===== flow/config.mk =====
export PLATFORM = sky130hd
export DESIGN_NAME = RV32I_Core
export DESIGN_NICKNAME = RV32I_Core
export VERILOG_FILES = /design/flow/design.v
export SDC_FILE = /design/flow/constraint.sdc
export NUM_CORES = 4
export LEC_CHECK = 0
export CAP_MARGIN = 20
export CORE_MARGIN = 2
export CORE_UTILIZATION = 72
export CTS_CLUSTER_SIZE = 33
export SLEW_MARGIN = 20

===== flow/constraint.sdc =====
create_clock -name core_clock -period 5.88 [get_ports {clk}]
set_input_delay 1.1760 -clock core_clock [delete_from_list [all_inputs] [get_ports {clk}]]
set_output_delay 1.1760 -clock core_clock [all_outputs]
set_load 0.01 [all_outputs]

===== flow/design.v =====
`timescale 1ns / 1ps
module ControlUnit (
    input  logic        clk,
    input  logic        reset,
    input  logic [31:0] instrCode,
    output logic        regFileWe,
    output logic [ 3:0] aluControl,
    output logic        aluSrcMuxSel,
    output logic        dataWe,
    output logic [ 2:0] RFWDSrcMuxSel,
    output logic        branch,
    output logic        jal,
    output logic        jalr,
    output logic        PCEn,
    output logic        transfer,
    input  logic        ready
);
    wire [6:0] opcode = instrCode[6:0];
    wire [3:0] operators = {
        instrCode[30], instrCode[14:12]
    };   
    logic [10:0] signals;
    assign {PCEn, regFileWe, aluSrcMuxSel, dataWe, RFWDSrcMuxSel, branch, jal, jalr,transfer} = signals;
    typedef enum {
        FETCH,
        DECODE,
        R_EXE,
        I_EXE,
        B_EXE,
        LU_EXE,
        AU_EXE,
        J_EXE,
        JL_EXE,
        S_EXE,
        S_MEM,
        L_EXE,
        L_MEM,
        L_WB
    } state_e;
    state_e state, state_next;
    always_ff @(posedge clk, posedge reset) begin
        if (reset) state <= FETCH;
        else state <= state_next;
    end
    always_comb begin
        state_next = state;
        case (state)
            FETCH:  state_next = DECODE;
            DECODE: begin
                case (opcode)
                    7'b0110011:  state_next = R_EXE;
                    7'b0100011:  state_next = S_EXE;
                    7'b0000011:  state_next = L_EXE;
                    7'b0010011:  state_next = I_EXE;
                    7'b1100011:  state_next = B_EXE;
                    7'b0110111: state_next = LU_EXE;
                    7'b0010111: state_next = AU_EXE;
                    7'b1101111:  state_next = J_EXE;
                    7'b1100111: state_next = JL_EXE;
                endcase
            end
            R_EXE:  state_next = FETCH;
            S_EXE:  state_next = S_MEM;
            S_MEM:  if (ready) state_next = FETCH;
            L_EXE:  state_next = L_MEM;
            L_MEM:  if (ready) state_next = L_WB;
            L_WB:   state_next = FETCH;
            I_EXE:  state_next = FETCH;
            B_EXE:  state_next = FETCH;
            LU_EXE: state_next = FETCH;
            AU_EXE: state_next = FETCH;
            J_EXE:  state_next = FETCH;
            JL_EXE: state_next = FETCH;
        endcase
    end
    always_comb begin
        signals = 11'b0_0_0_0_000_0_0_0_0;
        aluControl = operators;
        case (state)
            FETCH:  signals = 11'b1_0_0_0_000_0_0_0_0;
            DECODE: signals = 11'b0_0_0_0_000_0_0_0_0;
            R_EXE:  signals = 11'b0_1_0_0_000_0_0_0_0;
            S_EXE: begin
                signals    = 11'b0_0_1_0_000_0_0_0_0;
                aluControl = 4'b0000;
            end
            S_MEM:  signals = 11'b0_0_1_1_000_0_0_0_1;
            L_EXE: begin
                signals = 11'b0_0_1_0_001_0_0_0_0;
                aluControl = 4'b0000;
            end
            L_MEM:  signals = 11'b0_0_1_0_001_0_0_0_1;
            L_WB:   signals = 11'b0_1_1_0_001_0_0_0_0;
            I_EXE: begin
                signals = 11'b0_1_1_0_000_0_0_0_0;
                if (operators == 4'b1101)
                    aluControl = operators;   
                else aluControl = {1'b0, operators[2:0]};   
            end
            B_EXE:  signals = 11'b0_0_0_0_000_1_0_0_0;
            LU_EXE: signals = 11'b0_1_0_0_010_0_0_0_0;
            AU_EXE: signals = 11'b0_1_0_0_011_0_0_0_0;
            J_EXE:  signals = 11'b0_1_0_0_100_0_1_0_0;
            JL_EXE: begin
                signals    = 11'b0_1_0_0_100_0_1_1_0;
                aluControl = 4'b0000;
            end
        endcase
    end
endmodule
`timescale 1ns / 1ps
module DataPath (
    input  logic        clk,
    input  logic        reset,
    input  logic        regFileWe,
    input  logic [ 3:0] aluControl,
    input  logic        aluSrcMuxSel,
    input  logic [ 2:0] RFWDSrcMuxSel,
    input  logic        branch,
    input  logic        jal,
    input  logic        jalr,
    input  logic        PCEn,
    output logic [31:0] instrMemAddr,
    input  logic [31:0] instrCode,
    output logic [31:0] dataAddr,
    output logic [31:0] dataWData,
    input  logic [31:0] dataRData
);
    logic [31:0] aluResult, RFData1, RFData2;
    logic [31:0] PCSrcData, PCOutData, PC_Imm_Adder_SrcMuxOut;
    logic [31:0] immExt, aluSrcMuxOut, RFWDSrcMuxOut;
    logic btaken, PCSrcMuxSel;
    logic [31:0] PC_Imm_AdderResult, PC_4_AdderResult, PCSrcMuxOut;
    logic [31:0] DecReg_RFData1, DecReg_RFData2, DecReg_immExt;
    logic [31:0] ExeReg_aluResult, ExeReg_RFData2, ExeReg_PCSrcMuxOut, MemAccReg_dataRData;
    assign instrMemAddr = PCOutData;
    assign dataAddr     = ExeReg_aluResult;
    assign dataWData    = ExeReg_RFData2;
    assign PCSrcMuxSel  = jal | (btaken & branch);
    RegisterFile U_RegFile (
        .clk(clk),
        .we(regFileWe),
        .RAddr1(instrCode[19:15]),
        .RAddr2(instrCode[24:20]),
        .WAddr(instrCode[11:7]),
        .WData(RFWDSrcMuxOut),
        .RData1(RFData1),
        .RData2(RFData2)
    );
    register U_DecReg_RFRD1 (
        .clk  (clk),
        .reset(reset),
        .d    (RFData1),
        .q    (DecReg_RFData1)
    );
    register U_DecReg_RFRD2 (
        .clk  (clk),
        .reset(reset),
        .d    (RFData2),
        .q    (DecReg_RFData2)
    );
    register U_ExeReg_RFRD2 (
        .clk  (clk),
        .reset(reset),
        .d    (DecReg_RFData2),
        .q    (ExeReg_RFData2)
    );
    mux_2x1 U_ALUSrcMux (
        .sel(aluSrcMuxSel),
        .x0 (DecReg_RFData2),
        .x1 (DecReg_immExt),
        .y  (aluSrcMuxOut)
    );
    register U_MemAccReg_dataRData (
        .clk  (clk),
        .reset(reset),
        .d    (dataRData),
        .q    (MemAccReg_dataRData)
    );
    mux_5x1 U_RFWDSrcMux (
        .sel(RFWDSrcMuxSel),
        .x0 (aluResult),
        .x1 (MemAccReg_dataRData),
        .x2 (DecReg_immExt),
        .x3 (PC_Imm_AdderResult),
        .x4 (PC_4_AdderResult),
        .y  (RFWDSrcMuxOut)
    );
    alu U_ALU (
        .aluControl(aluControl),
        .a(DecReg_RFData1),
        .b(aluSrcMuxOut),
        .btaken(btaken),
        .result(aluResult)
    );
    register U_ExeReg_ALU (
        .clk  (clk),
        .reset(reset),
        .d    (aluResult),
        .q    (ExeReg_aluResult)
    );
    extend U_ImmExtend (
        .instrCode(instrCode),
        .immExt(immExt)
    );
    register U_DecReg_ImmExtend (
        .clk  (clk),
        .reset(reset),
        .d    (immExt),
        .q    (DecReg_immExt)
    );
    mux_2x1 U_PC_Imm_Adder_SrcMux (
        .sel(jalr),
        .x0 (PCOutData),
        .x1 (RFData1),
        .y  (PC_Imm_Adder_SrcMuxOut)
    );
    adder U_PC_Imm_Adder (
        .a(DecReg_immExt),
        .b(PC_Imm_Adder_SrcMuxOut),
        .y(PC_Imm_AdderResult)
    );
    adder U_PC_4_Adder (
        .a(32'd4),
        .b(PCOutData),
        .y(PC_4_AdderResult)
    );
    mux_2x1 U_PCSrcMux (
        .sel(PCSrcMuxSel),
        .x0 (PC_4_AdderResult),
        .x1 (PC_Imm_AdderResult),
        .y  (PCSrcMuxOut)
    );
    register U_ExeReg_PCSrcMux (
        .clk  (clk),
        .reset(reset),
        .d    (PCSrcMuxOut),
        .q    (ExeReg_PCSrcMuxOut)
    );
    registerEn U_PC (
        .clk  (clk),
        .reset(reset),
        .en   (PCEn),
        .d    (ExeReg_PCSrcMuxOut),
        .q    (PCOutData)
    );
endmodule
module alu (
    input  logic [ 3:0] aluControl,
    input  logic [31:0] a,
    input  logic [31:0] b,
    output logic        btaken,
    output logic [31:0] result
);
    always_comb begin
        case (aluControl)
            4'b0000:    result = a + b;
            4'b1000:    result = a - b;
            4'b0001:    result = a << b;
            4'b0101:    result = a >> b;
            4'b1101:    result = $signed(a) >>> b[4:0];
            4'b0010:    result = ($signed(a) < $signed(b)) ? 1 : 0;
            4'b0011:   result = (a < b) ? 1 : 0;
            4'b0100:    result = a ^ b;
            4'b0110:     result = a | b;
            4'b0111:    result = a & b;
            default: result = 32'b0;
        endcase
    end
    always_comb begin : branch_processor
        btaken = 1'b0;
        case (aluControl[2:0])
            3'b000:    btaken = (a == b);
            3'b001:    btaken = (a != b);
            3'b100:    btaken = ($signed(a) < $signed(b));
            3'b101:    btaken = ($signed(a) >= $signed(b));
            3'b110:   btaken = (a < b);
            3'b111:   btaken = (a >= b);
            default: btaken = 1'b0;
        endcase
    end
endmodule
module register (
    input  logic        clk,
    input  logic        reset,
    input  logic [31:0] d,
    output logic [31:0] q
);
    always_ff @(posedge clk, posedge reset) begin
        if (reset) q <= 0;
        else q <= d;
    end
endmodule
module registerEn (
    input  logic        clk,
    input  logic        reset,
    input  logic        en,
    input  logic [31:0] d,
    output logic [31:0] q
);
    always_ff @(posedge clk, posedge reset) begin
        if (reset) q <= 0;
        else begin
            if (en) q <= d;
        end
    end
endmodule
module adder (
    input  logic [31:0] a,
    input  logic [31:0] b,
    output logic [31:0] y
);
    assign y = a + b;
endmodule
module RegisterFile (
    input  logic        clk,
    input  logic        we,
    input  logic [ 4:0] RAddr1,
    input  logic [ 4:0] RAddr2,
    input  logic [ 4:0] WAddr,
    input  logic [31:0] WData,
    output logic [31:0] RData1,
    output logic [31:0] RData2
);
    logic [31:0] RegFile[0:2**5-1];
    always_ff @(posedge clk) begin
        if (we) RegFile[WAddr] <= WData;
    end
    assign RData1 = (RAddr1 != 0) ? RegFile[RAddr1] : 32'b0;
    assign RData2 = (RAddr2 != 0) ? RegFile[RAddr2] : 32'b0;
endmodule
module mux_2x1 (
    input  logic        sel,
    input  logic [31:0] x0,
    input  logic [31:0] x1,
    output logic [31:0] y
);
    always_comb begin
        case (sel)
            1'b0:    y = x0;
            1'b1:    y = x1;
            default: y = 32'b0;
        endcase
    end
endmodule
module mux_5x1 (
    input  logic [ 2:0] sel,
    input  logic [31:0] x0,
    input  logic [31:0] x1,
    input  logic [31:0] x2,
    input  logic [31:0] x3,
    input  logic [31:0] x4,
    output logic [31:0] y
);
    always_comb begin
        y = 32'b0;
        case (sel)
            3'd0: y = x0;
            3'd1: y = x1;
            3'd2: y = x2;
            3'd3: y = x3;
            3'd4: y = x4;
        endcase
    end
endmodule
module extend (
    input  logic [31:0] instrCode,
    output logic [31:0] immExt
);
    wire [6:0] opcode = instrCode[6:0];
    wire [2:0] func3 = instrCode[14:12];
    always_comb begin
        immExt = 32'b0;
        case (opcode)
            7'b0110011: immExt = 32'b0;
            7'b0000011: immExt = {{20{instrCode[31]}}, instrCode[31:20]};
            7'b0100011:
            immExt = {{20{instrCode[31]}}, instrCode[31:25], instrCode[11:7]};
            7'b0010011: begin
                case (func3)
                    3'b001:  immExt = {27'b0, instrCode[24:20]};
                    3'b101:  immExt = {27'b0, instrCode[24:20]};
                    3'b011:  immExt = {20'b0, instrCode[31:20]};
                    default: immExt = {{20{instrCode[31]}}, instrCode[31:20]};
                endcase
            end
            7'b1100011:
            immExt = {
                {20{instrCode[31]}},
                instrCode[7],
                instrCode[30:25],
                instrCode[11:8],
                1'b0
            };
            7'b0110111: immExt = {instrCode[31:12], 12'b0};
            7'b0010111: immExt = {instrCode[31:12], 12'b0};
            7'b1101111:
            immExt = {
                {12{instrCode[31]}},
                instrCode[19:12],
                instrCode[20],
                instrCode[30:21],
                1'b0
            };
            7'b1100111: immExt = {{20{instrCode[31]}}, instrCode[31:20]};
            default: immExt = 32'b0;
        endcase
    end
endmodule
`timescale 1ns / 1ps
module RV32I_Core (
    input  logic        clk,
    input  logic        reset,
    input  logic [31:0] instrCode,
    output logic [31:0] instrMemAddr,
    output logic        dataWe,
    output logic [31:0] dataAddr,
    output logic [31:0] dataWData,
    input  logic [31:0] dataRData,
    output logic        transfer,
    input  logic        ready
);
    logic        regFileWe;
    logic [ 3:0] aluControl;
    logic        aluSrcMuxSel;
    logic [ 2:0] RFWDSrcMuxSel;
    logic        branch;
    logic        jal;
    logic        jalr;
    logic        PCEn;
    ControlUnit U_ControlUnit (.*);
    DataPath U_DataPath (.*);
endmodule

===== flow/run.sh =====
#!/bin/bash
# the make line also repeats each setting of config.mk as NAME=value (left out here)
make -C /OpenROAD-flow-scripts/flow DESIGN_CONFIG=/design/flow/config.mk WORK_HOME=/design/flow/orfs CLKGATE_MAP_FILE= finish

==> flow_summary.yaml, run 1 <==
# yosys + openroad results
synth:
  ys_sh_aoi_pct: 8.683
  flop_cell: "edfxtp_1"
  yosysUniqueCellTypes: 99
  yosysCellCount: 4581
  top_cells_by_area: "edfxtp_1 (45%), mux4_2 (21%), dfrtp_1 (9.9%)"
  synth_flops: 1294
  synth_area_um2: 68220
  yosys_area_um2: 68220
  floorplan.nets: 4770
  top_area_share_pct: 45.08
  top_cell: "edfxtp_1"
  edf_count: 1024
  yosys_warnings: 8
  largest_area_cell: "edfxtp_1"
  async_reset_ff_share_pct: 20.87
  common_cells: "edfxtp_1 (1024), mux4_2 (646), nand2_1 (312), dfrtp_1 (269), nor2_1 (257)"
  seq_area_frac_synth_pct: 54.98
  synth_xor_xnor_area_share_pct: 1.078
  syn_area_per_cell_um2: 14.89
  logic_family: "multiplexers"
  ys_sh_simple_pct: 5.957
  synthAdderAreaFrac_pct: 2.260
  syn_inst: 4581
  ys_sh_mux_pct: 24.53
clock_tree:
  cts_sinks: 1294
  cts_buffer_depth: 3
  htree_levels: 4
  cts_buffers: 130
  root_buffer: "clkbuf_16"
die:
  fp-row-count: 112
  die_area_um2: 97220
  fp.dieW_um: 311.8
  coreArea_um2: 93610
  fp_util_pct: 72.87
  die_h_um: 311.8
  pin_count: 165
place:
  portBuffers: 164
  hpwl_um: 199700
  place.gp.congestion: 1.080
global_routing:
  gr-usage-all-layers_pct: 92.79
  overflow: 1447
run_status:
  error_line: "[ERROR GRT-0116] Global routing finished with congestion. Check the congestion regions in the DRC Viewer."
  status: "aborted with a tool error"
  lastStage: "global routing (5_1_grt)"
-- what timing repair did --
action	4_1_cts
resized	133
setup endpoints to repair	800
endpoints found under the hold margin	0
hold buffers	0
cloned	11
pin swaps	27
setup buffers	26
-- per-layer routing --
layer  GRT overflow  GRT usage [%]
met4            367          91.41
met5             55          74.31
met3            301          88.27
met1            223          93.01
met2            501          98.51
-- through the flow --
| stage | area [um2] | worst slack, ps | std cells |
|---|---|---|---|
| floorplan | 68780 | -160.7 | 4581 |
| global placement | 75460 | -669.1 | 6192 |
| detailed placement | 75480 | -1175 | 6193 |
| CTS | 80740 | -31.77 | 6465 |
==> run 2: changes to the inputs <==
Settings changed: CAP_MARGIN 20 to 30, CORE_UTILIZATION 72 to 66, CTS_CLUSTER_DIAMETER set to 294, CTS_CLUSTER_SIZE 33 to unset, GPL_ROUTABILITY_DRIVEN set to 1.
Clock period 5.88 ns to 5.49 ns, I/O delays scaled along.
==> flow_summary.yaml, run 2 <==
# yosys + openroad results
clock_tree:
  cts_buffer_depth: 3
  cts_sinks: 1294
  htree_levels: 4
  cts_buffers: 132
  root_buffer: "clkbuf_16"
synth:
  syn_inst: 4581
  yosys_area_um2: 68220
  seq_area_frac_synth_pct: 54.98
  largest_area_cell: "edfxtp_1"
  syn_area_per_cell_um2: 14.89
  top_cells_by_area: "edfxtp_1 (45%), mux4_2 (21%), dfrtp_1 (9.9%)"
  yosysCellCount: 4581
  common_cells: "edfxtp_1 (1024), mux4_2 (646), nand2_1 (312), dfrtp_1 (269), nor2_1 (257)"
  top_area_share_pct: 45.08
  logic_family: "multiplexers"
  ys_sh_aoi_pct: 8.683
  flop_cell: "edfxtp_1"
  synth_area_um2: 68220
  synth_xor_xnor_area_share_pct: 1.078
  ys_sh_mux_pct: 24.53
  synth_flops: 1294
  edf_count: 1024
  synthAdderAreaFrac_pct: 2.260
  ys_sh_simple_pct: 5.957
  top_cell: "edfxtp_1"
  async_reset_ff_share_pct: 20.87
  yosys_warnings: 8
  floorplan.nets: 4770
  yosysUniqueCellTypes: 99
place:
  place.gp.congestion: 1.134
  dpl_cell_area_um2: 76770
  portBuffers: 164
  dp_cells: 6434
  hpwl_um: 181400
die:
  die_area_um2: 105900
  fp-row-count: 117
  fp.dieW_um: 325.5
  pin_count: 165
  die_h_um: 325.5
  fp_util_pct: 66.76
  coreArea_um2: 102200
run_status:
  lastStage: "global routing (5_1_grt)"
  status: "aborted with a tool error"
==> run 2: per-stage QoR <==
stage,util (%),setup WS (ps)
floorplan,-,-478.2
global placement,75.13,-921.2
detailed placement,75.13,-1000
CTS,80.49,-11.18
==> run 2: what timing repair did <==
action / CTS
endpoints found under the setup margin: 622
setup buffers: 21
hold buffers: 0
pin swaps: 28
resized: 123
cloned: 15
==> run 3: changes to the inputs <==
Settings changed: CAP_MARGIN 30 to 40, CORE_UTILIZATION 66 to 40, CTS_CLUSTER_DIAMETER 294 to unset, GPL_ROUTABILITY_DRIVEN 1 to unset, SLEW_MARGIN 20 to 40, TNS_END_PERCENT set to 20.
Clock period 5.49 ns to 8.0 ns, I/O delays scaled along.
==> flow_summary.yaml, run 3 <==
# yosys + openroad results
critical_path:
  crit_end: "U_DataPath.U_RegFile.RegFile[19][30]"
  worstRegToRegCells: 18
  crit_required_ps: 8560
  arrival_ps: 7630
  critPathMaxFanout: 38
  critPathTopFamily: "AND-OR/OR-AND gates"
  critPathMaxStageDelay_ps: 550
  r2r_slack_ps: 1180
  slowest_stage: "mux4_2"
  rr_startpoint: "U_ControlUnit.state[3]"
  r2r-end: "U_DataPath.U_RegFile.RegFile[28][31]"
  crit_chain: "buf_8 > buf_4 > mux4_2 > mux4_2 > mux2i_1 > nor2_1 > nand2_1 > o21ai_0 > inv_1 > fa_1 > nor2b_1 > o31a_1 > or3_1 > a21oi_1 > o31ai_1 > a21oi_1 > o21ai_1 > a31oi_1 > o211ai_1 > xnor2_1 > o221ai_2 > buf_4"
  crit_buf_inv: 4
  criticalPathCategory: "input port to flop"
  path_depth: 22
  end_kind: "flop"
  worstSetupStartpoint: "instrCode[15]"
  cp-start-kind: "input port"
power:
  swShare_pct: 28.05
  comb_power_mw: 3.11
  power.group.top: "sequential cells"
  p_clk_mw: 6.64
  switching_power_mw: 4.912
  clockPowerShare_pct: 37.9
  max-vdd-ir-drop_mv: 0.2465
  power_frac_comb_pct: 17.8
  seqPwrFrac_pct: 44.3
  p_seq_mw: 7.76
  p_per_area_nw_per_um2: 222.9
  intPower_mw: 12.60
  p_leak_nw: 27.80
  totalPowerFinal_mw: 17.51
detailed_routing:
  first_pass_iters: 7
  postRouteAntennaNets: 0
  vias_per_cell: 6.606
  drt-wirelength-per-cell_um: 34.96
  via_count: 46884
  drt-total-wl_um: 248100
  first_iter_violations: 6481
  drc: 0
final_timing:
  skew_ps: 45.54
  rsz0062_at_grt: "false"
  period_needed_ps: 7070
  slew_headroom_pct: 40.21
  max_freq_ghz: 0.1414
  setup_tns_ps: 0
  setup_slack_ps: 929.8
  worst_slew_pin_slew_ps: 890.1
  finalClockPeriodUsage_pct: 88.38
  setup_viol: 0
  slew_violations: 0
  hold_viol: 0
synth:
  synth_xor_xnor_area_share_pct: 1.078
  floorplan.nets: 4770
  ys_sh_aoi_pct: 8.683
  async_reset_ff_share_pct: 20.87
  yosys_warnings: 8
  synthAdderAreaFrac_pct: 2.260
  top_area_share_pct: 45.08
  seq_area_frac_synth_pct: 54.98
  ys_sh_mux_pct: 24.53
  yosysCellCount: 4581
  flop_cell: "edfxtp_1"
  syn_inst: 4581
  largest_area_cell: "edfxtp_1"
  synth_area_um2: 68220
  ys_sh_simple_pct: 5.957
  logic_family: "multiplexers"
  edf_count: 1024
  common_cells: "edfxtp_1 (1024), mux4_2 (646), nand2_1 (312), dfrtp_1 (269), nor2_1 (257)"
  yosysUniqueCellTypes: 99
  top_cell: "edfxtp_1"
  synth_flops: 1294
  top_cells_by_area: "edfxtp_1 (45%), mux4_2 (21%), dfrtp_1 (9.9%)"
  yosys_area_um2: 68220
  syn_area_per_cell_um2: 14.89
clock_tree:
  cts_tree: "done"
  cts_buffers: 139
  cts_resized: 0
  root_buffer: "clkbuf_16"
  clock_latency_ps: 810
  path_clk_slew_ps: 60
  cts-hold-fix-buffers: 0
  cts_buffer_depth: 3
  htree_levels: 4
  post_cts.repair.setup_buffers: 0
  cts_sinks: 1294
die:
  coreArea_um2: 169500
  fp_util_pct: 40.25
  pin_count: 165
  fp.dieW_um: 417.0
  die_h_um: 417.0
  die_area_um2: 173900
  fp-row-count: 151
hold_path:
  hold_start: "U_DataPath.U_DecReg_RFRD2.q[5]"
  holdPathEnd: "U_DataPath.U_ExeReg_RFRD2.q[5]"
  hp-class: "flop to flop"
  hold_path_depth: 0
place:
  place.gp.congestion: 1.015
  place_ws_ps: 130.2
  hpwl_um: 166300
  dpl_cell_area_um2: 73830
  portBuffers: 164
global_routing:
  overflow: 0
  antenna_found_initial: 4
  grt_pass1_vias: 46481
  grt_max_degree: 134
  grt_pass1_wl_um: 349900
  gr-usage-all-layers_pct: 28.42
layout:
  fin_util_pct: 46.37
  design_area_um2: 78580
  area_growth_pct: 15.20
  nNetsFinal: 4955
job:
  warning_count: 87
  max-cap-violations: 0
run_status:
  status: "timing/DRC/antenna clean"
run 3: final cells by class:
class / instances / area (um2)
clock inverters: 66 / 729.5
multi-input cells: 2844 / 29380
flip-flops and latches: 1294 / 37510
clock buffers: 184 / 3938
fillers: 14496 / 90890
repair buffers: 369 / 3795
well taps: 2218 / 2775
diodes: 4 / 10.01
inverters: 118 / 446.7
run 3: through the flow:
step	hold slack [ps]	cells
after global placement	437.5	6818
after global routing	463.9	7093
after CTS	463.3	7090
final	443.8	7097
after detailed placement	453.2	6840
after floorplan	353.3	4581
run 3: routing by layer:
layer / part of all wire [%] / vias to the layer above / global-route usage, %
met5: 0.019 / - / 0
met1: 36 / 24370 / 35.76
met4: 7.4 / 8 / 17.93
met2: 47 / 2867 / 45.02
li1: - / 18909 / -
met3: 9.7 / 730 / 5.918
==> run 4: changes to the inputs <==
Settings changed: ABC_AREA set to 1, CAP_MARGIN 40 to 10, CELL_PAD_IN_SITES_DETAIL_PLACEMENT set to 0, CORE_ASPECT_RATIO set to 1.68, CORE_UTILIZATION 40 to 50, CTS_CLUSTER_DIAMETER set to 196, GPL_TIMING_DRIVEN set to 0, MAX_ROUTING_LAYER set to met5, MIN_ROUTING_LAYER set to met1, TNS_END_PERCENT 20 to 10.
==> flow_summary.yaml, run 4 <==
# yosys + openroad results
die:
  fp.dieW_um: 293.7
  coreArea_um2: 140100
  fp-row-count: 178
  fp_util_pct: 50.34
  die_area_um2: 144200
  die_h_um: 490.8
  pin_count: 165
synth:
  yosys_area_um2: 70520
  flop_cell: "edfxtp_1"
  synthAdderAreaFrac_pct: 2.186
  synth_flops: 1294
  largest_area_cell: "edfxtp_1"
  top_cell: "o21ai_0"
  common_cells: "o21ai_0 (1349), nor2_1 (1320), nand2_1 (1101), edfxtp_1 (1024), nand3_1 (544)"
  yosysUniqueCellTypes: 61
  yosys_warnings: 8
  ys_sh_mux_pct: 0.04436
  yosysCellCount: 8029
  ys_sh_aoi_pct: 20.24
  synth_xor_xnor_area_share_pct: 0.6955
  seq_area_frac_synth_pct: 53.19
  top_cells_by_area: "edfxtp_1 (44%), o21ai_0 (9.6%), dfrtp_1 (9.5%)"
  floorplan.nets: 8218
  top_area_share_pct: 43.61
  syn_area_per_cell_um2: 8.783
  logic_family: "AND-OR/OR-AND gates"
  async_reset_ff_share_pct: 20.87
  ys_sh_simple_pct: 18.05
  syn_inst: 8029
  edf_count: 1024
  synth_area_um2: 70520
clock_tree:
  cts_buffers: 130
  htree_levels: 4
  cts_sinks: 1294
  root_buffer: "clkbuf_16"
  cts-hold-fix-buffers: 0
  cts_buffer_depth: 3
place:
  dp_cells: 10114
  place.gp.congestion: 1.244
  portBuffers: 160
  hpwl_um: 359000
  place_ws_ps: -2677
run_status:
  error_line: "[ERROR GRT-0116] Global routing finished with congestion. Check the congestion regions in the DRC Viewer."
  lastStage: "global routing (5_1_grt)"
  status: "aborted with a tool error"
global_routing:
  overflow: 2901
  gr-usage-all-layers_pct: 79.90
[run 4: metrics by stage]
step                      utilization (%)  total power [mW]  instance area (um2)
after floorplan                         -             10.26                70520
after global placement              53.09             12.72                74370
after detailed placement            55.62             12.87                77920
after CTS                           58.96             19.23                82600
[run 4: per-layer routing]
layer  track usage, %  GRT overflow
met1            78.51            24
met2            97.78          1853
met3            62.52            72
met4            84.20           949
met5            26.42             3
[run 4: repair_timing]
| action | in CTS |
|---|---|
| buffers inserted | 1 |
| setup endpoints to repair | 877 |
| gates resized | 73 |
==> run 5: changes to the inputs <==
Settings changed: ABC_AREA 1 to 0, CAP_MARGIN 10 to 20, CELL_PAD_IN_SITES_DETAIL_PLACEMENT 0 to unset, CORE_ASPECT_RATIO 1.68 to 1.75, CORE_UTILIZATION 50 to 23, CTS_CLUSTER_DIAMETER 196 to unset, CTS_CLUSTER_SIZE set to 67, MAX_ROUTING_LAYER met5 to unset, PLACE_DENSITY_LB_ADDON set to 0.28, SETUP_SLACK_MARGIN set to 2.26, SLEW_MARGIN 40 to 0, TNS_END_PERCENT 10 to unset.
Clock period 8.0 ns to 9.49 ns, I/O delays scaled along.
==> flow_summary.yaml, run 5 <==
# yosys + openroad results
synth:
  top_area_share_pct: 45.08
  ys_sh_simple_pct: 5.957
  seq_area_frac_synth_pct: 54.98
  yosysUniqueCellTypes: 99
  synth_flops: 1294
  syn_area_per_cell_um2: 14.89
  synthAdderAreaFrac_pct: 2.260
  synth_xor_xnor_area_share_pct: 1.078
  ys_sh_mux_pct: 24.53
  edf_count: 1024
  common_cells: "edfxtp_1 (1024), mux4_2 (646), nand2_1 (312), dfrtp_1 (269), nor2_1 (257)"
  yosysCellCount: 4581
  flop_cell: "edfxtp_1"
  yosys_warnings: 8
  async_reset_ff_share_pct: 20.87
  yosys_area_um2: 68220
  ys_sh_aoi_pct: 8.683
  floorplan.nets: 4770
  top_cell: "edfxtp_1"
  syn_inst: 4581
  synth_area_um2: 68220
  logic_family: "multiplexers"
  largest_area_cell: "edfxtp_1"
  top_cells_by_area: "edfxtp_1 (45%), mux4_2 (21%), dfrtp_1 (9.9%)"
power:
  power.group.top: "sequential cells"
  intPower_mw: 9.991
  seqPwrFrac_pct: 44.0
  p_seq_mw: 6.56
  switching_power_mw: 4.915
  clockPowerShare_pct: 33.0
  p_per_area_nw_per_um2: 178.0
  p_leak_nw: 28.82
  totalPowerFinal_mw: 14.91
  swShare_pct: 32.97
  power_frac_comb_pct: 23.0
  comb_power_mw: 3.44
  max-vdd-ir-drop_mv: 0.1670
  p_clk_mw: 4.91
critical_path:
  crit_required_ps: 10160
  cp-start-kind: "input port"
  end_kind: "flop"
  worstRegToRegCells: 21
  worstSetupStartpoint: "instrCode[12]"
  rr_startpoint: "U_ControlUnit.state[11]"
  critPathTopFamily: "AND-OR/OR-AND gates"
  path_depth: 12
  crit_buf_inv: 3
  slowest_stage: "nor2_1"
  crit_chain: "clkdlybuf4s50_1 > nor2b_1 > o2111ai_1 > nor4_1 > a31oi_2 > buf_8 > nor2_1 > nand2_1 > a221oi_1 > a2111o_1 > a221o_1 > buf_8"
  r2r_slack_ps: 2060
  crit_end: "U_DataPath.U_RegFile.RegFile[20][3]"
  arrival_ps: 8150
  criticalPathCategory: "input port to flop"
  critPathMaxFanout: 17
  critPathMaxStageDelay_ps: 850
  cpMostUsedCell: "buf_8"
  r2r-end: "U_DataPath.U_RegFile.RegFile[10][30]"
clock_tree:
  htree_levels: 3
  cts-hold-fix-buffers: 0
  cts_buffer_depth: 3
  path_clk_slew_ps: 70
  clock_latency_ps: 810
  cts_buffers: 121
  cts_tree: "done"
  cts_sinks: 1294
  root_buffer: "clkbuf_16"
layout:
  design_area_um2: 83740
  fin_util_pct: 28.36
  num-fill-cells: 29932
  nNetsFinal: 5282
  final_cells: 9070
  area_growth_pct: 22.76
die:
  fp_util_pct: 23.10
  fp.dieW_um: 415.7
  die_area_um2: 301100
  pin_count: 165
  die_h_um: 724.4
  fp-row-count: 264
  coreArea_um2: 295300
global_routing:
  grtUsageMet1_pct: 20.63
  antenna_found_initial: 29
  gr-usage-all-layers_pct: 23.80
  busiest_layer: "met2"
  overflow: 0
  grt_pass1_vias: 51893
  grt_pass1_wl_um: 479600
  grt.met3_usage_pct: 4.319
  grt_max_degree: 42
  use_met2_pct: 44.15
final_timing:
  setup_slack_ps: 2005
  rsz0062_at_grt: "true"
  skew_ps: 83.85
  slew_headroom_pct: 12.07
  finalClockPeriodUsage_pct: 78.88
  setup_tns_ps: 0
  max_freq_ghz: 0.1336
  worst_slew_pin_slew_ps: 1319
  timing.hold.ws_ps: 412.8
  setup_viol: 0
  period_needed_ps: 7485
  slew_violations: 0
  hold_viol: 0
place:
  portBuffers: 155
  place.gp.congestion: 1.089
  dpl_cell_area_um2: 77260
  hpwl_um: 287300
  dp_cells: 8729
  place_ws_ps: -1819
detailed_routing:
  drt-wirelength-per-cell_um: 40.26
  first_pass_iters: 9
  first_iter_violations: 5165
  via_count: 49750
  drc: 0
  vias_per_cell: 5.485
  drt-total-wl_um: 365200
  postRouteAntennaNets: 0
run_status:
  status: "timing/DRC/antenna clean"
job:
  warning_count: 85
  max-cap-violations: 0
hold_path:
  hp-class: "flop to flop"
  hold_start: "U_DataPath.U_DecReg_RFRD2.q[5]"
  holdPathEnd: "U_DataPath.U_ExeReg_RFRD2.q[5]"
  hold_path_depth: 0
-- run 5: layout make-up --
type	instances	area, um2	share of cell area, %
antenna	21	52.55	0.06275
clock buffer	135	3104	3.707
buffer	325	2170	2.591
sequential	1294	37510	44.79
tap	3857	4826	5.763
multi-input combinational	2847	30120	35.97
inverter	118	449.2	0.5364
timing repair buffer	386	4828	5.766
clock inverter	87	686.9	0.8203
-- run 5: repair_timing --
action | 4_1_cts | 5_1_grt
setup endpoints to repair | 1050 | 682
gates cloned | 6 | 2
resized | 309 | 71
pin swaps | 20 | 18
setup buffers | 41 | 29
-- run 5: layer usage --
layer  up-vias  part of all wire [%]
met5         -                 0.019
met4        12                    12
met3      1285                   5.4
met2      2712                    53
met1     26183                    29
li1      19558                     -
==> run 6: changes to the inputs <==
Settings changed: ABC_AREA 0 to unset, CORE_ASPECT_RATIO 1.75 to unset, CORE_UTILIZATION 23 to 60, CTS_CLUSTER_DIAMETER set to 27, CTS_CLUSTER_SIZE 67 to unset, GPL_TIMING_DRIVEN 0 to unset, MAX_ROUTING_LAYER set to met4, MIN_ROUTING_LAYER met1 to unset, PLACE_DENSITY_LB_ADDON 0.28 to unset, SETUP_SLACK_MARGIN 2.26 to 1.12, SLEW_MARGIN 0 to 20.
Clock period 9.49 ns to 4.07 ns, I/O delays scaled along.
==> flow_summary.yaml, run 6 <==
# yosys + openroad results
synth:
  synth_area_um2: 68220
  logic_family: "multiplexers"
  yosys_warnings: 8
  top_cell: "edfxtp_1"
  yosysCellCount: 4581
  synth_xor_xnor_area_share_pct: 1.078
  synthAdderAreaFrac_pct: 2.260
  top_cells_by_area: "edfxtp_1 (45%), mux4_2 (21%), dfrtp_1 (9.9%)"
  flop_cell: "edfxtp_1"
  syn_inst: 4581
  edf_count: 1024
  yosysUniqueCellTypes: 99
  async_reset_ff_share_pct: 20.87
  seq_area_frac_synth_pct: 54.98
  syn_area_per_cell_um2: 14.89
  floorplan.nets: 4770
  common_cells: "edfxtp_1 (1024), mux4_2 (646), nand2_1 (312), dfrtp_1 (269), nor2_1 (257)"
  synth_flops: 1294
  yosys_area_um2: 68220
  ys_sh_mux_pct: 24.53
  ys_sh_simple_pct: 5.957
  largest_area_cell: "edfxtp_1"
  ys_sh_aoi_pct: 8.683
  top_area_share_pct: 45.08
die:
  die_area_um2: 116400
  fp.dieW_um: 341.2
  fp_util_pct: 60.55
  fp-row-count: 123
  pin_count: 165
  coreArea_um2: 112700
  die_h_um: 341.2
run_status:
  lastStage: "global routing (5_1_grt)"
  error_line: "[ERROR GRT-0232] Routing congestion too high. Check the congestion heatmap in the GUI."
  status: "aborted with a tool error"
clock_tree:
  cts_buffers: 312
  cts_sinks: 1294
  root_buffer: "clkbuf_16"
  cts_buffer_depth: 4
  htree_levels: 5
place:
  place.gp.congestion: 1.058
  portBuffers: 164
  place_ws_ps: -2511
  hpwl_um: 209900
global_routing:
  overflow: 298
  gr-usage-all-layers_pct: 87.36
## run 6: what timing repair did
action	in CTS
setup buffers	52
endpoints found under the setup margin	2125
resized	245
pin swaps	46
gates cloned	14
hold buffers	0
## run 6: per-layer routing
metal / GRT overflow / global-route usage (%)
met4: 85 / 82.71
met1: 59 / 88.24
met2: 95 / 95.24
met5: - / -
met3: 59 / 78.57
## run 6: metrics by stage
step,power (mW),hold slack (ps),area (um2),std cells,utilization (%)
CTS,50.88,357.7,93890,7739,83.34
detailed placement,23.44,447.4,81320,7134,72.18
global placement,23.28,433.8,81320,7134,72.18
floorplan,19.07,353.3,68880,4581,-
==> run 7: changes to the inputs <==
Settings changed: CORE_UTILIZATION 60 to 65, CTS_CLUSTER_DIAMETER 27 to 353, CTS_CLUSTER_SIZE set to 15, MAX_ROUTING_LAYER met4 to unset, SETUP_SLACK_MARGIN 1.12 to unset.
Clock period 4.07 ns to 5.4 ns, I/O delays scaled along.
==> flow_summary.yaml, run 7 <==
# yosys + openroad results
synth:
  floorplan.nets: 4770
  synth_flops: 1294
  syn_area_per_cell_um2: 14.89
  async_reset_ff_share_pct: 20.87
  yosys_area_um2: 68220
  top_cell: "edfxtp_1"
  edf_count: 1024
  syn_inst: 4581
  seq_area_frac_synth_pct: 54.98
  synth_xor_xnor_area_share_pct: 1.078
  flop_cell: "edfxtp_1"
  logic_family: "multiplexers"
  top_cells_by_area: "edfxtp_1 (45%), mux4_2 (21%), dfrtp_1 (9.9%)"
  synth_area_um2: 68220
  yosysUniqueCellTypes: 99
  ys_sh_aoi_pct: 8.683
  ys_sh_mux_pct: 24.53
  yosys_warnings: 8
  yosysCellCount: 4581
  common_cells: "edfxtp_1 (1024), mux4_2 (646), nand2_1 (312), dfrtp_1 (269), nor2_1 (257)"
  largest_area_cell: "edfxtp_1"
  ys_sh_simple_pct: 5.957
  synthAdderAreaFrac_pct: 2.260
  top_area_share_pct: 45.08
place:
  dp_cells: 6476
  portBuffers: 164
  hpwl_um: 198400
  dpl_cell_area_um2: 77180
  place.gp.congestion: 1.127
clock_tree:
  cts_sinks: 1294
  cts_buffers: 96
  cts_buffer_depth: 3
  cts-hold-fix-buffers: 0
  htree_levels: 3
  root_buffer: "clkbuf_16"
die:
  die_h_um: 328.0
  pin_count: 165
  fp-row-count: 118
  coreArea_um2: 103800
  die_area_um2: 107600
  fp.dieW_um: 328.0
  fp_util_pct: 65.72
run_status:
  lastStage: "global routing (5_1_grt)"
  status: "aborted with a tool error"
## run 7: through the flow
step           util, %  TNS [ps]  setup slack, ps
2_1_floorplan        -    -99730           -560.4
3_3_place_gp     74.36   -818450            -1495
3_5_place_dp     74.36   -907440            -1545
4_1_cts          78.29    -36120           -169.4
## run 7: timing repair
action / in CTS
gates cloned: 11
endpoints found under the hold margin: 0
endpoints found under the setup margin: 800
resized: 134
pin swaps: 37
buffers inserted: 46
==> run 8: changes to the inputs <==
Settings changed: CAP_MARGIN 20 to 30, CORE_UTILIZATION 65 to 58, CTS_CLUSTER_DIAMETER 353 to 294, CTS_CLUSTER_SIZE 15 to unset, GPL_ROUTABILITY_DRIVEN set to 1, PLACE_DENSITY_LB_ADDON set to 0.2.
Clock period 5.4 ns to 4.07 ns, I/O delays scaled along.
==> flow_summary.yaml, run 8 <==
# yosys + openroad results
critical_path:
  criticalPathCategory: "flop to flop"
  crit_chain: "or4_4 > nor2_4 > buf_12 > buf_12 > buf_12 > buf_4 > nand2_2 > nand2_4 > inv_2 > ha_4 > or4_4 > or2_4 > or4_4 > nor4_4 > buf_6 > mux2_4 > a221oi_2 > a41o_2 > buf_6 > buf_12 > buf_8 > mux2i_2"
  worstRegToRegCells: 22
  path_depth: 22
  critPathMaxStageDelay_ps: 640
  cpMostUsedCell: "buf_12"
  crit_required_ps: 4750
  cp-start-kind: "flop"
  worstSetupStartpoint: "U_ControlUnit.state[12]"
  crit_end: "U_DataPath.U_ExeReg_PCSrcMux.q[26]"
  r2r-end: "U_DataPath.U_ExeReg_PCSrcMux.q[26]"
  critPathMaxFanout: 6
  arrival_ps: 6110
  slowest_stage: "or4_4"
  crit_buf_inv: 9
  critPathTopFamily: "simple AND/OR/NAND/NOR gates"
  r2r_slack_ps: -1360
  rr_startpoint: "U_ControlUnit.state[12]"
  end_kind: "flop"
final_timing:
  setup_slack_ps: -1358
  period_needed_ps: 5428
  finalClockPeriodUsage_pct: 133.4
  slew_headroom_pct: 26.57
  hold_viol: 0
  slew_violations: 0
  rsz0062_at_grt: "true"
  max_freq_ghz: 0.1842
  skew_ps: 52.50
  worst_slew_pin_slew_ps: 1093
  setup_viol: 1088
clock_tree:
  cts_buffer_depth: 3
  cts-hold-fix-buffers: 0
  clock_latency_ps: 810
  root_buffer: "clkbuf_16"
  cts_sinks: 1294
  cts_tree: "done"
  cts_buffers: 133
  htree_levels: 4
  path_clk_slew_ps: 60
synth:
  yosys_warnings: 8
  yosysUniqueCellTypes: 99
  syn_inst: 4581
  syn_area_per_cell_um2: 14.89
  largest_area_cell: "edfxtp_1"
  synth_xor_xnor_area_share_pct: 1.078
  common_cells: "edfxtp_1 (1024), mux4_2 (646), nand2_1 (312), dfrtp_1 (269), nor2_1 (257)"
  top_cell: "edfxtp_1"
  edf_count: 1024
  synthAdderAreaFrac_pct: 2.260
  top_cells_by_area: "edfxtp_1 (45%), mux4_2 (21%), dfrtp_1 (9.9%)"
  synth_flops: 1294
  async_reset_ff_share_pct: 20.87
  seq_area_frac_synth_pct: 54.98
  ys_sh_aoi_pct: 8.683
  top_area_share_pct: 45.08
  yosysCellCount: 4581
  logic_family: "multiplexers"
  yosys_area_um2: 68220
  floorplan.nets: 4770
  ys_sh_mux_pct: 24.53
  ys_sh_simple_pct: 5.957
  flop_cell: "edfxtp_1"
  synth_area_um2: 68220
power:
  p_per_area_nw_per_um2: 414.4
  comb_power_mw: 8.87
  seqPwrFrac_pct: 41.2
  max-vdd-ir-drop_mv: 0.4896
  intPower_mw: 25.70
  switching_power_mw: 10.88
  clockPowerShare_pct: 34.5
  p_clk_mw: 12.6
  p_leak_nw: 33.51
  p_seq_mw: 15.1
  swShare_pct: 29.74
  power.group.top: "sequential cells"
  power_frac_comb_pct: 24.3
die:
  die_h_um: 347.0
  fp_util_pct: 58.62
  fp-row-count: 125
  coreArea_um2: 116400
  pin_count: 165
  fp.dieW_um: 347.0
  die_area_um2: 120400
detailed_routing:
  postRouteAntennaNets: 0
  via_count: 54777
  drc: 0
  drt-total-wl_um: 288400
  drt-wirelength-per-cell_um: 38.44
  vias_per_cell: 7.300
  first_pass_iters: 6
  first_iter_violations: 9055
hold_path:
  hold_path_depth: 1
  holdPathEnd: "U_DataPath.U_MemAccReg_dataRData.q[19]"
  hold_start: "dataRData[19]"
  hp-class: "input port to flop"
run_status:
  status: "complete, but fails checks"
  so.violations: "setup timing"
global_routing:
  grt_pass1_wl_um: 404900
  overflow: 0
  grt_max_degree: 85
  gr-usage-all-layers_pct: 47.97
  antenna_found_initial: 13
  grt_pass1_vias: 54582
job:
  max-cap-violations: 0
  warning_count: 86
layout:
  fin_util_pct: 75.85
  area_growth_pct: 29.39
  nNetsFinal: 6063
place:
  portBuffers: 164
  hpwl_um: 188200
  place_ws_ps: -2160
  place.gp.congestion: 1.073
## run 8: metrics by stage
stage | instance area, um2 | hold WS, ps | cells | power [mW] | TNS, ps
floorplan | 68880 | 353.3 | 4581 | 19.07 | -1223380
global placement | 81180 | 432.7 | 7152 | 23.11 | -1691010
detailed placement | 81210 | 444.4 | 7154 | 23.20 | -1743450
CTS | 87750 | 445.9 | 7474 | 35.88 | -924320
global route | 88250 | 444.7 | 7500 | 37.25 | -1112590
finish | 88260 | 451.5 | 7504 | 36.58 | -994340
## run 8: final cells by class
type	count	area, um2
multi-input combinational	2852	30970
sequential	1294	37510
fill	6830	28100
timing repair buffer	1475	13140
antenna	4	10.01
clock buffer	167	3560
inverter	118	449.2
tap	1524	1907
clock inverter	70	719.4
## run 8: repair_timing
| item | CTS | global route |
|---|---|---|
| pin swaps | 75 | 35 |
| setup buffers | 73 | 30 |
| gates resized | 277 | 77 |
| gates cloned | 15 | 4 |
| setup endpoints to repair | 1087 | 1088 |
## run 8: layer usage
layer  GRT usage, %  vias up  wire length (um)  share of wire (%)
met5              0        -               127              0.044
li1               -    21130                 -                  -
met1          58.78    27054             91570                 32
met2          73.49     5155            130500                 45
met4          37.04       18             28510                9.9
met3          12.39     1420             37760                 13
==> run 9: changes to the inputs <==
Settings changed: CORE_UTILIZATION 58 to 59, SETUP_SLACK_MARGIN set to 2.65.
Clock period 4.07 ns to 10.7 ns, I/O delays scaled along.
==> flow_summary.yaml, run 9 <==
# yosys + openroad results
critical_path:
  r2r_slack_ps: 2940
  end_kind: "flop"
  path_depth: 19
  r2r-end: "U_DataPath.U_RegFile.RegFile[3][31]"
  critPathTopFamily: "simple AND/OR/NAND/NOR gates"
  crit_required_ps: 11210
  crit_end: "U_DataPath.U_RegFile.RegFile[3][31]"
  rr_startpoint: "U_ControlUnit.state[3]"
  slowest_stage: "or3_1"
  crit_chain: "buf_16 > buf_6 > mux4_2 > mux4_2 > mux2i_1 > nor2_1 > mux2_2 > ha_1 > nand4_1 > nor3_1 > nand4_1 > nand3_1 > a31oi_1 > o31a_1 > o21a_1 > o2111ai_1 > nor3_1 > or3_1 > buf_8"
  crit_buf_inv: 3
  critPathMaxStageDelay_ps: 620
  arrival_ps: 8340
  criticalPathCategory: "input port to flop"
  worstRegToRegCells: 17
  worstSetupStartpoint: "instrCode[15]"
  critPathMaxFanout: 37
  cp-start-kind: "input port"
final_timing:
  max_freq_ghz: 0.1276
  finalClockPeriodUsage_pct: 73.26
  slew_violations: 0
  setup_viol: 0
  worst_slew_pin_slew_ps: 1068
  slew_headroom_pct: 28.70
  setup_tns_ps: 0
  hold_viol: 0
  skew_ps: 44.06
  period_needed_ps: 7838
  rsz0062_at_grt: "false"
synth:
  yosysUniqueCellTypes: 99
  top_cells_by_area: "edfxtp_1 (45%), mux4_2 (21%), dfrtp_1 (9.9%)"
  synth_area_um2: 68220
  yosysCellCount: 4581
  ys_sh_simple_pct: 5.957
  synth_flops: 1294
  synth_xor_xnor_area_share_pct: 1.078
  yosys_warnings: 8
  yosys_area_um2: 68220
  flop_cell: "edfxtp_1"
  logic_family: "multiplexers"
  floorplan.nets: 4770
  top_cell: "edfxtp_1"
  syn_inst: 4581
  ys_sh_aoi_pct: 8.683
  async_reset_ff_share_pct: 20.87
  top_area_share_pct: 45.08
  syn_area_per_cell_um2: 14.89
  largest_area_cell: "edfxtp_1"
  synthAdderAreaFrac_pct: 2.260
  ys_sh_mux_pct: 24.53
  edf_count: 1024
  common_cells: "edfxtp_1 (1024), mux4_2 (646), nand2_1 (312), dfrtp_1 (269), nor2_1 (257)"
  seq_area_frac_synth_pct: 54.98
place:
  portBuffers: 164
  hpwl_um: 172200
  dpl_cell_area_um2: 72030
  place.gp.congestion: 1.055
  dp_cells: 6070
job:
  max-cap-violations: 0
  warning_count: 92
clock_tree:
  cts-hold-fix-buffers: 0
  path_clk_slew_ps: 60
  clock_latency_ps: 790
  htree_levels: 4
  cts_sinks: 1294
  cts_buffers: 135
  cts_tree: "done"
  root_buffer: "clkbuf_16"
  post_cts.repair.setup_buffers: 0
  cts_buffer_depth: 3
die:
  fp_util_pct: 59.58
  die_area_um2: 118400
  pin_count: 165
  fp.dieW_um: 344.0
  die_h_um: 344.0
  fp-row-count: 124
  coreArea_um2: 114500
global_routing:
  gr-usage-all-layers_pct: 45.75
  grt_pass1_wl_um: 373000
  grt_max_degree: 138
  overflow: 0
  grt_pass1_vias: 48521
  antenna_found_initial: 22
layout:
  nNetsFinal: 4900
  area_growth_pct: 12.63
  design_area_um2: 76830
  final_cells: 6344
power:
  max-vdd-ir-drop_mv: 0.2275
  clockPowerShare_pct: 36.8
  p_clk_mw: 4.81
  p_seq_mw: 5.82
  power.group.top: "sequential cells"
  comb_power_mw: 2.43
  seqPwrFrac_pct: 44.6
  power_frac_comb_pct: 18.6
  intPower_mw: 9.162
  p_per_area_nw_per_um2: 170.0
  p_leak_nw: 27.34
  swShare_pct: 29.84
  switching_power_mw: 3.897
detailed_routing:
  drc: 0
  first_pass_iters: 8
  met1_length_um: 89820
  postRouteAntennaNets: 0
  wl_met2_um: 121800
  first_iter_violations: 8239
  top_layer: "met5"
  drt-total-wl_um: 271100
  wl_met3_um: 37540
  vias_per_cell: 7.754
  via_count: 49193
  drt-wirelength-per-cell_um: 42.74
hold_path:
  hp-class: "flop to flop"
  hold_path_depth: 0
  hold_start: "U_DataPath.U_DecReg_RFRD2.q[21]"
  holdPathEnd: "U_DataPath.U_ExeReg_RFRD2.q[21]"
run_status:
  status: "timing/DRC/antenna clean"
[run 9: stage by stage]
step / utilization (%) / hold WS (ps) / total power [mW] / setup WS (ps)
2_1_floorplan: - / 353.3 / 7.223 / 2663
3_3_place_gp: 62.75 / 425.6 / 8.171 / 1402
3_5_place_dp: 62.91 / 420.8 / 8.187 / 1290
4_1_cts: 66.82 / 433.7 / 12.87 / 2751
5_1_grt: 67.07 / 446.0 / 13.29 / 2701
6_report: 67.10 / 423.1 / 13.06 / 2862
[run 9: timing repair]
item                                    CTS  global route
resized                                   9             6
pin swaps                                 1             1
endpoints found under the setup margin  351            84
gates cloned                              2             3
[run 9: area by class of cell]
| cell class | instances | area, um2 |
|---|---|---|
| Fill cell | 7670 | 37670 |
| Sequential cell | 1294 | 37510 |
| Multi-Input combinational cell | 2846 | 29390 |
| Clock buffer | 188 | 3761 |
| Timing Repair Buffer | 316 | 3176 |
| Tap cell | 1512 | 1892 |
| Clock inverter | 58 | 629.4 |
| Inverter | 118 | 446.7 |
| Antenna cell | 12 | 30.03 |
[run 9: metal layers]
layer	GRT usage (%)	vias to the layer above
met5	0	-
met2	67.98	4581
li1	-	18789
met1	59.38	24738
met3	13.25	1067
met4	29.96	18
==> run 10: changes to the inputs <==
Settings changed: ABC_AREA set to 1, CORE_UTILIZATION 59 to 71, CTS_CLUSTER_SIZE set to 13, PLACE_DENSITY set to 0.83, PLACE_DENSITY_LB_ADDON 0.2 to unset, SETUP_SLACK_MARGIN 2.65 to unset, TNS_END_PERCENT set to 5.
Clock period 10.7 ns to 4.07 ns, I/O delays scaled along.
==> flow_summary.yaml, run 10 <==
# yosys + openroad results
run_status:
  status: "aborted with a tool error"
  lastStage: "global routing (5_1_grt)"
die:
  fp-row-count: 115
  pin_count: 165
  coreArea_um2: 98420
  fp_util_pct: 71.65
  die_area_um2: 101900
  fp.dieW_um: 319.2
  die_h_um: 319.2
synth:
  ys_sh_aoi_pct: 20.24
  syn_area_per_cell_um2: 8.783
  ys_sh_mux_pct: 0.04436
  top_cell: "o21ai_0"
  largest_area_cell: "edfxtp_1"
  ys_sh_simple_pct: 18.05
  syn_inst: 8029
  yosys_warnings: 8
  synth_flops: 1294
  seq_area_frac_synth_pct: 53.19
  top_area_share_pct: 43.61
  synth_area_um2: 70520
  edf_count: 1024
  yosysUniqueCellTypes: 61
  async_reset_ff_share_pct: 20.87
  synth_xor_xnor_area_share_pct: 0.6955
  floorplan.nets: 8218
  flop_cell: "edfxtp_1"
  synthAdderAreaFrac_pct: 2.186
  logic_family: "AND-OR/OR-AND gates"
  yosys_area_um2: 70520
  yosysCellCount: 8029
  top_cells_by_area: "edfxtp_1 (44%), o21ai_0 (9.6%), dfrtp_1 (9.5%)"
  common_cells: "o21ai_0 (1349), nor2_1 (1320), nand2_1 (1101), edfxtp_1 (1024), nand3_1 (544)"
clock_tree:
  htree_levels: 3
  cts_sinks: 1294
  cts-hold-fix-buffers: 0
  cts_buffer_depth: 3
  root_buffer: "clkbuf_16"
  cts_buffers: 109
place:
  portBuffers: 164
  hpwl_um: 203800
  dp_cells: 9903
  place.gp.congestion: 1.224
## run 10: through the flow
step | utilization (%) | setup slack [ps] | hold slack [ps] | total power, mW | instance area [um2]
CTS | 86.85 | -258.9 | 367.8 | 35.34 | 85480
global placement | 82.02 | -1316 | 361.0 | 25.09 | 80720
detailed placement | 82.02 | -1476 | 374.7 | 25.36 | 80720
floorplan | - | -366.9 | 348.8 | 20.21 | 70960
## run 10: what timing repair did
action / in CTS
resized: 281
setup buffers: 27
pin swaps: 38
gates cloned: 14
endpoints found under the setup margin: 1087
==> run 11: changes to the inputs <==
Settings changed: ABC_AREA 1 to unset, CAP_MARGIN 30 to 20, CORE_UTILIZATION 71 to 67, CTS_CLUSTER_DIAMETER 294 to unset, CTS_CLUSTER_SIZE 13 to 37, GPL_ROUTABILITY_DRIVEN 1 to unset, PLACE_DENSITY 0.83 to unset, SETUP_SLACK_MARGIN set to 1.12, TNS_END_PERCENT 5 to unset.
Clock period 4.07 ns to 5.79 ns, I/O delays scaled along.
==> flow_summary.yaml, run 11 <==
# yosys + openroad results
synth:
  synth_area_um2: 68220
  synth_xor_xnor_area_share_pct: 1.078
  top_cell: "edfxtp_1"
  flop_cell: "edfxtp_1"
  edf_count: 1024
  syn_area_per_cell_um2: 14.89
  top_area_share_pct: 45.08
  ys_sh_simple_pct: 5.957
  logic_family: "multiplexers"
  yosys_warnings: 8
  ys_sh_mux_pct: 24.53
  yosys_area_um2: 68220
  yosysCellCount: 4581
  top_cells_by_area: "edfxtp_1 (45%), mux4_2 (21%), dfrtp_1 (9.9%)"
  floorplan.nets: 4770
  synth_flops: 1294
  async_reset_ff_share_pct: 20.87
  seq_area_frac_synth_pct: 54.98
  synthAdderAreaFrac_pct: 2.260
  yosysUniqueCellTypes: 99
  largest_area_cell: "edfxtp_1"
  common_cells: "edfxtp_1 (1024), mux4_2 (646), nand2_1 (312), dfrtp_1 (269), nor2_1 (257)"
  ys_sh_aoi_pct: 8.683
  syn_inst: 4581
die:
  coreArea_um2: 101400
  fp-row-count: 117
  fp_util_pct: 67.24
  pin_count: 165
  fp.dieW_um: 323.1
  die_area_um2: 104400
  die_h_um: 323.1
clock_tree:
  cts_buffer_depth: 3
  cts_buffers: 133
  cts_sinks: 1294
  cts-hold-fix-buffers: 0
  htree_levels: 4
  root_buffer: "clkbuf_16"
place:
  place.gp.congestion: 1.090
  hpwl_um: 189900
  portBuffers: 164
global_routing:
  overflow: 3
  gr-usage-all-layers_pct: 83.16
run_status:
  error_line: "[ERROR GRT-0232] Routing congestion too high. Check the congestion heatmap in the GUI."
  lastStage: "global routing (5_1_grt)"
  status: "aborted with a tool error"
[run 11: through the flow]
step                TNS [ps]  std cells  worst slack, ps  instance area (um2)  hold WS [ps]
CTS                        0       6722            202.1                82900         415.8
detailed placement   -776160       6388            -1203                76370         360.0
global placement     -597340       6388            -1045                76370         369.0
floorplan             -35050       4581           -228.7                68850         353.3
[run 11: timing repair]
item	in CTS
setup buffers	67
resized	210
pin swaps	50
endpoints found under the setup margin	1084
cloned	23
[run 11: layer usage]
| metal | GRT overflow | track usage (%) |
|---|---|---|
| met2 | 1 | 92.55 |
| met1 | 0 | 82.59 |
| met5 | 0 | 60.37 |
| met3 | 1 | 75.65 |
| met4 | 1 | 81.56 |
==> run 12: changes to the inputs <==
Settings changed: CORE_UTILIZATION 67 to 19, CTS_CLUSTER_SIZE 37 to unset, SETUP_SLACK_MARGIN 1.12 to unset.
Clock period 5.79 ns to 8.99 ns, I/O delays scaled along.
==> flow_summary.yaml, run 12 <==
# yosys + openroad results
run_status:
  status: "timing/DRC/antenna clean"
place:
  dp_cells: 9351
  hpwl_um: 182800
  place.gp.congestion: 0.9612
  dpl_cell_area_um2: 76200
  portBuffers: 164
clock_tree:
  cts_tree: "done"
  cts-hold-fix-buffers: 0
  post_cts.repair.setup_buffers: 0
  cts_buffers: 148
  htree_levels: 4
  cts_sinks: 1294
  path_clk_slew_ps: 60
  cts_resized: 0
  clock_latency_ps: 850
  root_buffer: "clkbuf_16"
  cts_buffer_depth: 4
critical_path:
  arrival_ps: 8470
  r2r-end: "U_DataPath.U_ExeReg_PCSrcMux.q[22]"
  crit_end: "U_DataPath.U_RegFile.RegFile[13][23]"
  rr_startpoint: "U_ControlUnit.state[5]"
  critPathMaxFanout: 54
  worstRegToRegCells: 17
  r2r_slack_ps: 1480
  worstSetupStartpoint: "instrCode[15]"
  end_kind: "flop"
  slowest_stage: "xnor2_1"
  crit_buf_inv: 3
  critPathTopFamily: "AND-OR/OR-AND gates"
  crit_chain: "buf_8 > buf_12 > buf_12 > mux4_2 > mux4_2 > mux2i_1 > nor2_1 > mux2_2 > ha_1 > a211oi_1 > o21a_1 > o31a_1 > nand3_1 > a31oi_1 > nor2_1 > xnor2_1 > a211oi_1 > a21oi_1 > o21ai_0 > o21bai_4"
  critPathMaxStageDelay_ps: 770
  cp-start-kind: "input port"
  crit_required_ps: 9470
  path_depth: 20
  criticalPathCategory: "input port to flop"
synth:
  top_cells_by_area: "edfxtp_1 (45%), mux4_2 (21%), dfrtp_1 (9.9%)"
  largest_area_cell: "edfxtp_1"
  logic_family: "multiplexers"
  floorplan.nets: 4770
  synth_flops: 1294
  ys_sh_simple_pct: 5.957
  ys_sh_aoi_pct: 8.683
  yosys_area_um2: 68220
  yosysCellCount: 4581
  edf_count: 1024
  syn_area_per_cell_um2: 14.89
  synth_xor_xnor_area_share_pct: 1.078
  synthAdderAreaFrac_pct: 2.260
  top_cell: "edfxtp_1"
  yosys_warnings: 8
  yosysUniqueCellTypes: 99
  top_area_share_pct: 45.08
  ys_sh_mux_pct: 24.53
  syn_inst: 4581
  common_cells: "edfxtp_1 (1024), mux4_2 (646), nand2_1 (312), dfrtp_1 (269), nor2_1 (257)"
  async_reset_ff_share_pct: 20.87
  flop_cell: "edfxtp_1"
  seq_area_frac_synth_pct: 54.98
  synth_area_um2: 68220
power:
  power.group.top: "sequential cells"
  power_frac_comb_pct: 17.4
  totalPowerFinal_mw: 15.90
  p_seq_mw: 6.94
  max-vdd-ir-drop_mv: 0.1550
  swShare_pct: 28.51
  comb_power_mw: 2.78
  p_clk_mw: 6.19
  intPower_mw: 11.37
  seqPwrFrac_pct: 43.6
  switching_power_mw: 4.534
  clockPowerShare_pct: 38.9
  p_leak_nw: 27.47
  p_per_area_nw_per_um2: 196.2
die:
  coreArea_um2: 358100
  pin_count: 165
  die_area_um2: 363800
  fp.dieW_um: 603.2
  fp_util_pct: 19.05
  die_h_um: 603.2
  fp-row-count: 220
layout:
  num-fill-cells: 37134
  register_area_um2: 37510
  final_cells: 9615
  nNetsFinal: 4917
  area_growth_pct: 18.81
  design_area_um2: 81050
  logic_area_um2: 29340
hold_path:
  hold_path_depth: 2
  hp-class: "flop to flop"
  hold_start: "U_DataPath.U_ExeReg_PCSrcMux.q[1]"
  holdPathEnd: "U_DataPath.U_PC.q[1]"
final_timing:
  hold_viol: 0
  slew_violations: 0
  worst_slew_pin_slew_ps: 1271
  setup_tns_ps: 0
  timing.hold.ws_ps: 436.3
  period_needed_ps: 7983
  setup_viol: 0
  finalClockPeriodUsage_pct: 88.80
  slew_headroom_pct: 14.59
  rsz0062_at_grt: "false"
  skew_ps: 99.63
  max_freq_ghz: 0.1253
global_routing:
  antenna_found_initial: 26
  gr-usage-all-layers_pct: 14.45
  grt_pass1_vias: 46840
  overflow: 0
  grt_pass1_wl_um: 374900
  grt_max_degree: 135
job:
  warning_count: 88
  max-cap-violations: 0
detailed_routing:
  vias_per_cell: 4.870
  first_pass_iters: 6
  postRouteAntennaNets: 0
  drt-wirelength-per-cell_um: 28.17
  drc: 0
  via_count: 46824
  drt-total-wl_um: 270800
  first_iter_violations: 6334
run 12: layout make-up:
| cell class | instances | share of cell area (%) |
|---|---|---|
| clock buffer | 183 | 4.858 |
| tap | 4773 | 7.368 |
| sequential | 1294 | 46.28 |
| multi-input combinational | 2844 | 36.20 |
| timing repair buffer | 322 | 3.637 |
| inverter | 118 | 0.5511 |
| clock inverter | 69 | 1.067 |
| antenna | 12 | 0.03705 |
run 12: layer usage:
metal	part of all wire, %	global-route usage (%)
met4	6.3	7.711
met1	36	17.49
met2	48	24.10
met5	0.021	0
met3	9.2	2.995
run 12: stage by stage:
step           utilization, %  worst slack, ps
3_3_place_gp            21.28            131.6
5_1_grt                 22.63            794.5
6_report                22.63             1007
4_1_cts                 22.62            965.0
3_5_place_dp            21.28            107.5
2_1_floorplan               -            242.3
==> run 13: changes to the inputs <==
Settings changed: ABC_AREA set to 1, CORE_ASPECT_RATIO set to 1.57, CORE_UTILIZATION 19 to 37, CTS_CLUSTER_SIZE set to 66, GPL_ROUTABILITY_DRIVEN set to 1, PLACE_DENSITY_LB_ADDON set to 0.07, SETUP_SLACK_MARGIN set to 0.6, TNS_END_PERCENT set to 85.
Clock period 8.99 ns to 4.32 ns, I/O delays scaled along.
==> flow_summary.yaml, run 13 <==
# yosys + openroad results
global_routing:
  grt.met3_usage_pct: 4.846
  use_met2_pct: 61.33
  overflow: 0
  busiest_layer: "met2"
  grt_pass1_wl_um: 511100
  grtUsageMet1_pct: 43.90
  grt_max_degree: 121
  antenna_found_initial: 9
  gr-usage-all-layers_pct: 36.83
  grt_pass1_vias: 69309
synth:
  top_cells_by_area: "edfxtp_1 (44%), o21ai_0 (9.6%), dfrtp_1 (9.5%)"
  yosysUniqueCellTypes: 61
  ys_sh_simple_pct: 18.05
  syn_area_per_cell_um2: 8.783
  ys_sh_aoi_pct: 20.24
  synth_flops: 1294
  async_reset_ff_share_pct: 20.87
  logic_family: "AND-OR/OR-AND gates"
  seq_area_frac_synth_pct: 53.19
  synthAdderAreaFrac_pct: 2.186
  synth_xor_xnor_area_share_pct: 0.6955
  floorplan.nets: 8218
  ys_sh_mux_pct: 0.04436
  top_area_share_pct: 43.61
  largest_area_cell: "edfxtp_1"
  yosys_area_um2: 70520
  syn_inst: 8029
  flop_cell: "edfxtp_1"
  top_cell: "o21ai_0"
  yosysCellCount: 8029
  synth_area_um2: 70520
  common_cells: "o21ai_0 (1349), nor2_1 (1320), nand2_1 (1101), edfxtp_1 (1024), nand3_1 (544)"
  edf_count: 1024
  yosys_warnings: 8
die:
  pin_count: 165
  fp-row-count: 200
  die_h_um: 551.0
  die_area_um2: 194200
  fp_util_pct: 37.27
  fp.dieW_um: 352.4
  coreArea_um2: 189200
detailed_routing:
  drc: 0
  first_pass_iters: 8
  first_iter_violations: 8134
  via_count: 71459
  vias_per_cell: 5.996
  drt-total-wl_um: 374500
  postRouteAntennaNets: 0
  drt-wirelength-per-cell_um: 31.42
clock_tree:
  cts-hold-fix-buffers: 0
  htree_levels: 4
  root_buffer: "clkbuf_16"
  cts_sinks: 1294
  cts_tree: "done"
  clock_latency_ps: 840
  cts_buffer_depth: 4
  cts_buffers: 147
  path_clk_slew_ps: 60
power:
  intPower_mw: 25.89
  comb_power_mw: 11.9
  swShare_pct: 33.22
  p_clk_mw: 12.1
  p_per_area_nw_per_um2: 406.5
  switching_power_mw: 12.88
  power.group.top: "sequential cells"
  seqPwrFrac_pct: 37.9
  clockPowerShare_pct: 31.3
  max-vdd-ir-drop_mv: 0.3654
  p_leak_nw: 37.70
  power_frac_comb_pct: 30.8
  p_seq_mw: 14.7
critical_path:
  critPathMaxStageDelay_ps: 370
  r2r_slack_ps: -210
  crit_required_ps: 4840
  cp-start-kind: "input port"
  path_depth: 32
  critPathMaxFanout: 8
  crit_end: "U_DataPath.U_RegFile.RegFile[7][31]"
  r2r-end: "U_DataPath.U_RegFile.RegFile[18][21]"
  arrival_ps: 5090
  critPathTopFamily: "simple AND/OR/NAND/NOR gates"
  end_kind: "flop"
  worstSetupStartpoint: "instrCode[15]"
  rr_startpoint: "U_ControlUnit.state[3]"
  slowest_stage: "ha_1"
  criticalPathCategory: "input port to flop"
  crit_buf_inv: 11
  worstRegToRegCells: 26
place:
  portBuffers: 164
  hpwl_um: 255800
  place_ws_ps: -1729
  place.gp.congestion: 1.016
final_timing:
  finalClockPeriodUsage_pct: 105.7
  setup_viol: 863
  rsz0062_at_grt: "true"
  slew_headroom_pct: 29.12
  setup_slack_ps: -245.6
  hold_viol: 0
  period_needed_ps: 4566
  slew_violations: 0
  setup_tns_ps: -83930
  worst_slew_pin_slew_ps: 1063
  max_freq_ghz: 0.2190
  skew_ps: 70.92
layout:
  num-fill-cells: 17830
  nNetsFinal: 9475
  area_growth_pct: 35.27
  fin_util_pct: 50.42
hold_path:
  hold_path_depth: 0
  hp-class: "flop to flop"
  holdPathEnd: "U_DataPath.U_ExeReg_RFRD2.q[7]"
  hold_start: "U_DataPath.U_DecReg_RFRD2.q[7]"
job:
  warning_count: 101
  max-cap-violations: 0
run_status:
  status: "complete, but fails checks"
  so.violations: "setup timing"
run 13: what timing repair did:
| item | CTS | global route |
|---|---|---|
| resized | 411 | 335 |
| cloned | 24 | 35 |
| setup endpoints to repair | 1088 | 1088 |
| pin swaps | 91 | 162 |
| buffers inserted | 34 | 52 |
run 13: final cells by class:
type	instances	area (um2)	area share (%)
clock inverters	57	471.7	0.4945
diodes	7	17.52	0.01836
repair buffers	1677	16500	17.30
clock buffers	192	3970	4.162
multi-input cells	5721	31940	33.48
well taps	2525	3159	3.312
flip-flops and latches	1294	37510	39.32
repair inverters	5	58.81	0.06165
inverters	440	1768	1.853
run 13: metal layers:
metal	vias to the layer above	wire, um
met1	35223	136900
met2	3903	176000
met3	1047	28470
met4	6	33110
li1	31280	-
met5	-	41
run 13: through the flow:
step | instances | hold slack, ps | area [um2] | total power, mW
global route | 11914 | 405.9 | 95380 | 39.98
detailed placement | 11517 | 360.7 | 86010 | 25.33
CTS | 11824 | 374.0 | 92990 | 38.14
global placement | 11517 | 355.8 | 86010 | 25.32
floorplan | 8029 | 348.8 | 71020 | 19.05
finish | 11918 | 376.2 | 95390 | 38.77
Power figures rest on the tool's default switching activity, not on a simulated workload.
